## job 101
// non_restoring_divider
module non_restoring_divider #(
    parameter DATA_WIDTH = 32
) (
    input  logic                    clk_i,
    input  logic                    clk_en_i,
    input  logic                    rst_n_i,
    input  logic [DATA_WIDTH - 1:0] dividend_i,
    input  logic [DATA_WIDTH - 1:0] divisor_i,
    input  logic                    data_valid_i,
    output logic [DATA_WIDTH - 1:0] quotient_o,
    output logic [DATA_WIDTH - 1:0] remainder_o,
    output logic                    divide_by_zero_o,
    output logic                    data_valid_o,
    output logic                    idle_o
);
Size in the first run: roughly 110 flip-flops, roughly 140 I/O pins, roughly 0.0087 mm² of cells after synthesis.
Settings: LEC_CHECK=0, CAP_MARGIN=20, CORE_MARGIN=2, CORE_UTILIZATION=72, CTS_CLUSTER_DIAMETER=134, CTS_CLUSTER_SIZE=97, SETUP_SLACK_MARGIN=1.3, SLEW_MARGIN=20, TNS_END_PERCENT=10; clock period 4.58 ns.
run.sh (not shown) runs the stock make flow with config.mk's settings and CLKGATE_MAP_FILE=.
Job 101 did not run to completion, as it errored out during 5_1_grt.
The following lists how job 102 was set up differently from job 101:
- SETUP_SLACK_MARGIN removed (was 1.3)
- CTS_CLUSTER_SIZE removed (was 97)
- CTS_CLUSTER_DIAMETER removed (was 134)
- CORE_UTILIZATION changed from 72 to 58
- TNS_END_PERCENT removed (was 10)
- the clock period (ns, I/O delays scaled along) changed from 4.58 to 5.24
==> results <==
- Job 101 has higher number of gates given a new drive strength after cts than job 102.
- Diff job 101 and job 102: final weighted congestion in routability-driven placement higher in job 102
- Comparing job 101 against job 102, there is no change at all in simple-gate share of the synthesized area.
- Status(job 101) = ERROR, stage = 5_1_grt
- Job 102: PASS, flow complete, no timing, DRC or antenna violations
- Comparing job 101 and job 102, the lower number of standard-cell rows in the floorplan was measured on job 101.
- In the tables for job 101 and job 102, pre-CTS setup slack reads lower with job 101.
- ~same multiplexer share of the synthesized area in job 101 and job 102
- Looking only at number of cells after detailed placement, and setting everything else aside, the lower value of job 101 and job 102 goes to job 101.
- Die area was lower in the run labelled job 101.
#### Input delta (job 103 over job 102)
- changing the clock period (ns, I/O delays scaled along) from 5.24 to 3.69
- Job 103 vs. job 102: worst hold slack after final layout rose 60 ps, ratio of final minimum period to clock period rose 27 points, clock network power rose 43%, total power rose 2.6 mW.
- Job 103 -> stages 100% | layout checks FAIL | negative setup slack

Setup of 10-14:
non_restoring_divider again, from the RTL that the note above started with.
make LEC_CHECK=0 CAP_MARGIN=30 CELL_PAD_IN_SITES_DETAIL_PLACEMENT=1 CORE_MARGIN=2 CORE_UTILIZATION=38 CTS_CLUSTER_SIZE=60 HOLD_SLACK_MARGIN=0.25 SLEW_MARGIN=20 finish   # period 6.0 ns
10-14 reached the end of the flow, and the finished layout is clean on the timing, design-rule and antenna checks.
Modified inputs, 04-16 compared to 10-14
- HOLD_SLACK_MARGIN no longer set, was 0.25
- CTS_CLUSTER_SIZE no longer set, was 60
- CORE_UTILIZATION now 40, was 38
- CELL_PAD_IN_SITES_DETAIL_PLACEMENT no longer set, was 1
- CAP_MARGIN now 20, was 30
- the clock period (ns, I/O delays scaled along) now 5.24, was 6.0
### Flow results
Result: PASS for each of 10-14 and 04-16. 04-16 vs 10-14 — filler cell count in the final layout dropped 576. Compared to 10-14, 04-16 has worst setup slack 0.53 ns lower. Diff 10-14 -> 04-16 | cell count | decrease of 5. 04-16 ends up with a share of the clock period used by the worst path that is 8.1 points higher than in 10-14. Core utilization: 04-16 higher than 10-14.

exp/sierra:
The RTL this note starts from:
==> flow/design.v <==
module non_restoring_divider #(
    parameter DATA_WIDTH = 32
) (
    input  logic                    clk_i,
    input  logic                    clk_en_i,
    input  logic                    rst_n_i,
    input  logic [DATA_WIDTH - 1:0] dividend_i,
    input  logic [DATA_WIDTH - 1:0] divisor_i,
    input  logic                    data_valid_i,
    output logic [DATA_WIDTH - 1:0] quotient_o,
    output logic [DATA_WIDTH - 1:0] remainder_o,
    output logic                    divide_by_zero_o,
    output logic                    data_valid_o,
    output logic                    idle_o
);
    localparam COUNTER_WIDTH = $clog2(DATA_WIDTH);
    typedef enum logic [1:0] {IDLE, DIVIDE, RESTORE} fsm_state_t;
    typedef struct packed {
        logic                    rem_sign;
        logic [DATA_WIDTH - 1:0] remainder;
        logic [DATA_WIDTH - 1:0] quotient;
    } result_t;
    fsm_state_t state_CRT, state_NXT;
        always_ff @(posedge clk_i) begin : state_register
            if (!rst_n_i) begin
                state_CRT <= IDLE;
            end else if (clk_en_i) begin
                state_CRT <= state_NXT;
            end
        end : state_register
    result_t partial_CRT, partial_NXT;
    logic [DATA_WIDTH - 1:0] divisor_CRT, divisor_NXT;
        always_ff @(posedge clk_i) begin : datapath_register
            if (clk_en_i) begin
                partial_CRT <= partial_NXT;
                divisor_CRT <= divisor_NXT;
            end
        end : datapath_register
    logic [COUNTER_WIDTH - 1:0] iter_count_CRT, iter_count_NXT;
        always_ff @(posedge clk_i) begin : counter 
            if (clk_en_i) begin
                iter_count_CRT <= iter_count_NXT;
            end
        end : counter 
    logic divide_by_zero_CRT, divide_by_zero_NXT;
        always_ff @(posedge clk_i) begin : status_register
            if (!rst_n_i) begin
                divide_by_zero_CRT <= 1'b0;
            end else if (clk_en_i) begin
                divide_by_zero_CRT <= divide_by_zero_NXT;
            end
        end : status_register
    result_t pair_shifted;
        always_comb begin : fsm_logic 
            divide_by_zero_NXT = divide_by_zero_CRT;
            iter_count_NXT = iter_count_CRT;
            partial_NXT = partial_CRT;
            divisor_NXT = divisor_CRT;
            state_NXT = state_CRT;
            pair_shifted = 'b0;
            remainder_o = partial_CRT.remainder;
            data_valid_o = 1'b0;
            idle_o = 1'b0;
            case (state_CRT) 
                IDLE: begin 
                    if (data_valid_i) begin
                        state_NXT = DIVIDE;
                    end
                    divide_by_zero_NXT = (divisor_i == '0);
                    partial_NXT.rem_sign = 1'b0;
                    partial_NXT.quotient = dividend_i;
                    partial_NXT.remainder = '0;
                    divisor_NXT = divisor_i;
                    iter_count_NXT = '0;
                    idle_o = 1'b1;
                end
                DIVIDE: begin
                    state_NXT = (iter_count_CRT == (DATA_WIDTH - 1)) ? RESTORE : state_CRT;
                    iter_count_NXT = iter_count_CRT + 1;
                    pair_shifted = partial_CRT << 1; 
                    if (partial_CRT.rem_sign) begin
                        {partial_NXT.rem_sign, partial_NXT.remainder} = {pair_shifted.rem_sign, pair_shifted.remainder} + divisor_CRT;
                    end else begin
                        {partial_NXT.rem_sign, partial_NXT.remainder} = {pair_shifted.rem_sign, pair_shifted.remainder} - divisor_CRT;
                    end
                    partial_NXT.quotient = {pair_shifted.quotient[DATA_WIDTH - 1:1], !partial_NXT.rem_sign};
                end
                RESTORE: begin
                    state_NXT = IDLE;
                    data_valid_o = 1'b1;
                    idle_o = 1'b0;
                    if (partial_CRT.rem_sign) begin
                        {partial_NXT.rem_sign, partial_NXT.remainder} = {partial_CRT.rem_sign, partial_CRT.remainder} + divisor_CRT;
                    end
                    remainder_o = partial_NXT.remainder;
                end
            endcase
        end : fsm_logic
    assign quotient_o = partial_CRT.quotient;
    assign divide_by_zero_o = divide_by_zero_CRT;
endmodule
clock: 4.58 ns
lec_check: 0
cap_margin: 20
core_margin: 2
core_utilization: 62
setup_slack_margin: 1.3
slew_margin: 20
tns_end_percent: 10
exp/sierra ran to completion and came out clean on the timing, design-rule and antenna checks.
Input changes introduced in exp/indigo (baseline for comparison: exp/sierra):
-- flow/config.mk --
<<< exp/sierra, line 8
export CAP_MARGIN = 20
export CORE_MARGIN = 2
export CORE_UTILIZATION = 62
export SETUP_SLACK_MARGIN = 1.3
export SLEW_MARGIN = 20
export TNS_END_PERCENT = 10
>>> exp/indigo, line 8
export CAP_MARGIN = 20
export CORE_MARGIN = 2
export CORE_UTILIZATION = 40
export SLEW_MARGIN = 20
==> flow/constraint.sdc <==
create_clock -name core_clock -period 6.0 [get_ports {clk_i}]
set_input_delay 1.2000 -clock core_clock [delete_from_list [all_inputs] [get_ports {clk_i}]]
set_output_delay 1.2000 -clock core_clock [all_outputs]
set_load 0.01 [all_outputs]
### Flow results
- exp/sierra → exp/indigo: area growth from synthesis to layout shrank by 10 points; post-detailed-placement cell area neither gained nor lost much; area of the die now sits higher.
- Lower combinational power share among exp/sierra and exp/indigo: exp/indigo
- The estimated power of exp/indigo ends up lower than the estimate for exp/sierra.
- NOTE: antenna diode instance count in exp/indigo exceeds that of exp/sierra
diff inputs: exp/indigo => exp/onyx
-- flow/config.mk --
<<< exp/indigo, line 7
export LEC_CHECK = 0
export CAP_MARGIN = 20
export CORE_MARGIN = 2
export CORE_UTILIZATION = 40
export SLEW_MARGIN = 20
>>> exp/onyx, line 7
export LEC_CHECK = 0
export CAP_MARGIN = 20
export CELL_PAD_IN_SITES_GLOBAL_PLACEMENT = 2
export CORE_ASPECT_RATIO = 0.5
export CORE_MARGIN = 2
export CORE_UTILIZATION = 40
export CTS_CLUSTER_DIAMETER = 275
export CTS_CLUSTER_SIZE = 97
export GPL_ROUTABILITY_DRIVEN = 0
export SETUP_SLACK_MARGIN = -0.11
export SLEW_MARGIN = 20
export TNS_END_PERCENT = 15
- The top layer reached by signal wires comes out met4 in one run and met5 in the other, namely in exp/onyx and exp/indigo respectively.
- From exp/indigo to exp/onyx the numbers moved as follows: placement row count dropped about 28%; final period utilization climbed 1.8 points; worst hold slack dropped 5.4 ps; buffer count excluding the clock tree in the final layout climbed 1.4%.

run 1:
RTL: the design.v shown in full above, as it stands there.
clock: 6.55 ns
lec_check: 0
cap_margin: 25
cell_pad_in_sites_detail_placement: 0
cell_pad_in_sites_global_placement: 0
core_aspect_ratio: 0.5
core_margin: 2
core_utilization: 56
cts_cluster_diameter: 356
cts_cluster_size: 98
gpl_routability_driven: 0
gpl_timing_driven: 1
place_density_lb_addon: 0.28
slew_margin: 20
tns_end_percent: 10
Run 1 went all the way through synthesis, placement and routing and the layout is clean on timing, DRC and antenna.
Relative to run 1, the following input files were edited for run 2:
# run 1
export LEC_CHECK = 0
export CAP_MARGIN = 25
export CELL_PAD_IN_SITES_DETAIL_PLACEMENT = 0
export CELL_PAD_IN_SITES_GLOBAL_PLACEMENT = 0
export CORE_ASPECT_RATIO = 0.5
export CORE_MARGIN = 2
export CORE_UTILIZATION = 56
export CTS_CLUSTER_DIAMETER = 356
export CTS_CLUSTER_SIZE = 98
export GPL_ROUTABILITY_DRIVEN = 0
export GPL_TIMING_DRIVEN = 1
export PLACE_DENSITY_LB_ADDON = 0.28
export SLEW_MARGIN = 20
export TNS_END_PERCENT = 10
create_clock -name core_clock -period 6.55 [get_ports {clk_i}]
# run 2
export LEC_CHECK = 0
export CAP_MARGIN = 25
export CELL_PAD_IN_SITES_DETAIL_PLACEMENT = 0
export CELL_PAD_IN_SITES_GLOBAL_PLACEMENT = 0
export CORE_MARGIN = 2
export CORE_UTILIZATION = 36
export CTS_CLUSTER_DIAMETER = 356
export CTS_CLUSTER_SIZE = 98
export GPL_ROUTABILITY_DRIVEN = 0
export GPL_TIMING_DRIVEN = 0
export PLACE_DENSITY_LB_ADDON = 0.28
export SLEW_MARGIN = 20
export TNS_END_PERCENT = 10
create_clock -name core_clock -period 6.55 [get_ports {clk_i}]
## What came out
Critical path data arrival time for run 2: 0.38 ns up relative to run 1
Relative to run 1, the die extent in y of run 2 is higher by 73%.
Compared to run 1, run 2 leaves more free space in the core.
met1 layer usage reported by global route in run 2 is 10 points below run 1.
The following lists how run 3 was set up differently from run 2:
# run 2
export LEC_CHECK = 0
export CAP_MARGIN = 25
export CELL_PAD_IN_SITES_DETAIL_PLACEMENT = 0
export CELL_PAD_IN_SITES_GLOBAL_PLACEMENT = 0
export CORE_MARGIN = 2
export CORE_UTILIZATION = 36
export CTS_CLUSTER_DIAMETER = 356
export CTS_CLUSTER_SIZE = 98
export GPL_ROUTABILITY_DRIVEN = 0
export GPL_TIMING_DRIVEN = 0
export PLACE_DENSITY_LB_ADDON = 0.28
export SLEW_MARGIN = 20
export TNS_END_PERCENT = 10
create_clock -name core_clock -period 6.55 [get_ports {clk_i}]
# run 3
export LEC_CHECK = 0
export CAP_MARGIN = 0
export CELL_PAD_IN_SITES_DETAIL_PLACEMENT = 0
export CELL_PAD_IN_SITES_GLOBAL_PLACEMENT = 1
export CORE_ASPECT_RATIO = 0.5
export CORE_MARGIN = 2
export CORE_UTILIZATION = 56
export CTS_CLUSTER_DIAMETER = 356
export CTS_CLUSTER_SIZE = 98
export GPL_ROUTABILITY_DRIVEN = 0
export GPL_TIMING_DRIVEN = 1
export PLACE_DENSITY = 0.36
export SETUP_SLACK_MARGIN = -0.63
export SLEW_MARGIN = 20
export TNS_END_PERCENT = 10
create_clock -name core_clock -period 6.55 [get_ports {clk_i}]
## What came out
On logic area, run 2 and run 3 are basically level.
Final cycle utilization of the critical path in run 3 is 6.8 points lower than in run 2
| power after layout | run 3 vs run 2 | better |
The synthesis-to-layout area growth of run 3 is lower than that of run 2.
From run 2 to run 3 the numbers moved as follows: final non-filler cell area fell by about 5%, wire length of the first global-routing pass fell by about 5%, non-clock buffer count fell by 58.
Run 3 vs. run 2: actual transition at the worst max-transition pin increased by 0.057 ns relative to the old numbers, number of buffers between clock root and the deepest sink closely matched the old numbers.
Setup changes, run 3 to run 4
# run 3
export LEC_CHECK = 0
export CAP_MARGIN = 0
export CELL_PAD_IN_SITES_DETAIL_PLACEMENT = 0
export CELL_PAD_IN_SITES_GLOBAL_PLACEMENT = 1
export CORE_ASPECT_RATIO = 0.5
export CORE_MARGIN = 2
export CORE_UTILIZATION = 56
export CTS_CLUSTER_DIAMETER = 356
export CTS_CLUSTER_SIZE = 98
export GPL_ROUTABILITY_DRIVEN = 0
export GPL_TIMING_DRIVEN = 1
export PLACE_DENSITY = 0.36
export SETUP_SLACK_MARGIN = -0.63
export SLEW_MARGIN = 20
export TNS_END_PERCENT = 10
create_clock -name core_clock -period 6.55 [get_ports {clk_i}]
# run 4
export LEC_CHECK = 0
export CAP_MARGIN = 25
export CELL_PAD_IN_SITES_DETAIL_PLACEMENT = 0
export CELL_PAD_IN_SITES_GLOBAL_PLACEMENT = 0
export CORE_MARGIN = 2
export CORE_UTILIZATION = 66
export CTS_CLUSTER_SIZE = 70
export GPL_TIMING_DRIVEN = 1
export SLEW_MARGIN = 20
export TNS_END_PERCENT = 10
create_clock -name core_clock -period 4.16 [get_ports {clk_i}]
--- outcome ---
In the metrics for run 3 and run 4, the one carrying the lower die area is run 4.
Delta (run 4 minus run 3): total length of routed wires rose about 20%, sequential share of layout area has decreased, final HPWL from detailed placement has increased.
In run 4, routing usage on met2 is higher than in run 3.
Run 4 ends up with a hold slack that is 0.044 ns higher than in run 3.
To summarise run 4: no stage aborted, but the layout did not pass its checks, failing on setup timing.
Run 4 vs run 3 — switching power climbed by more than half
Power figures rest on the tool's default switching activity, not on a simulated workload.
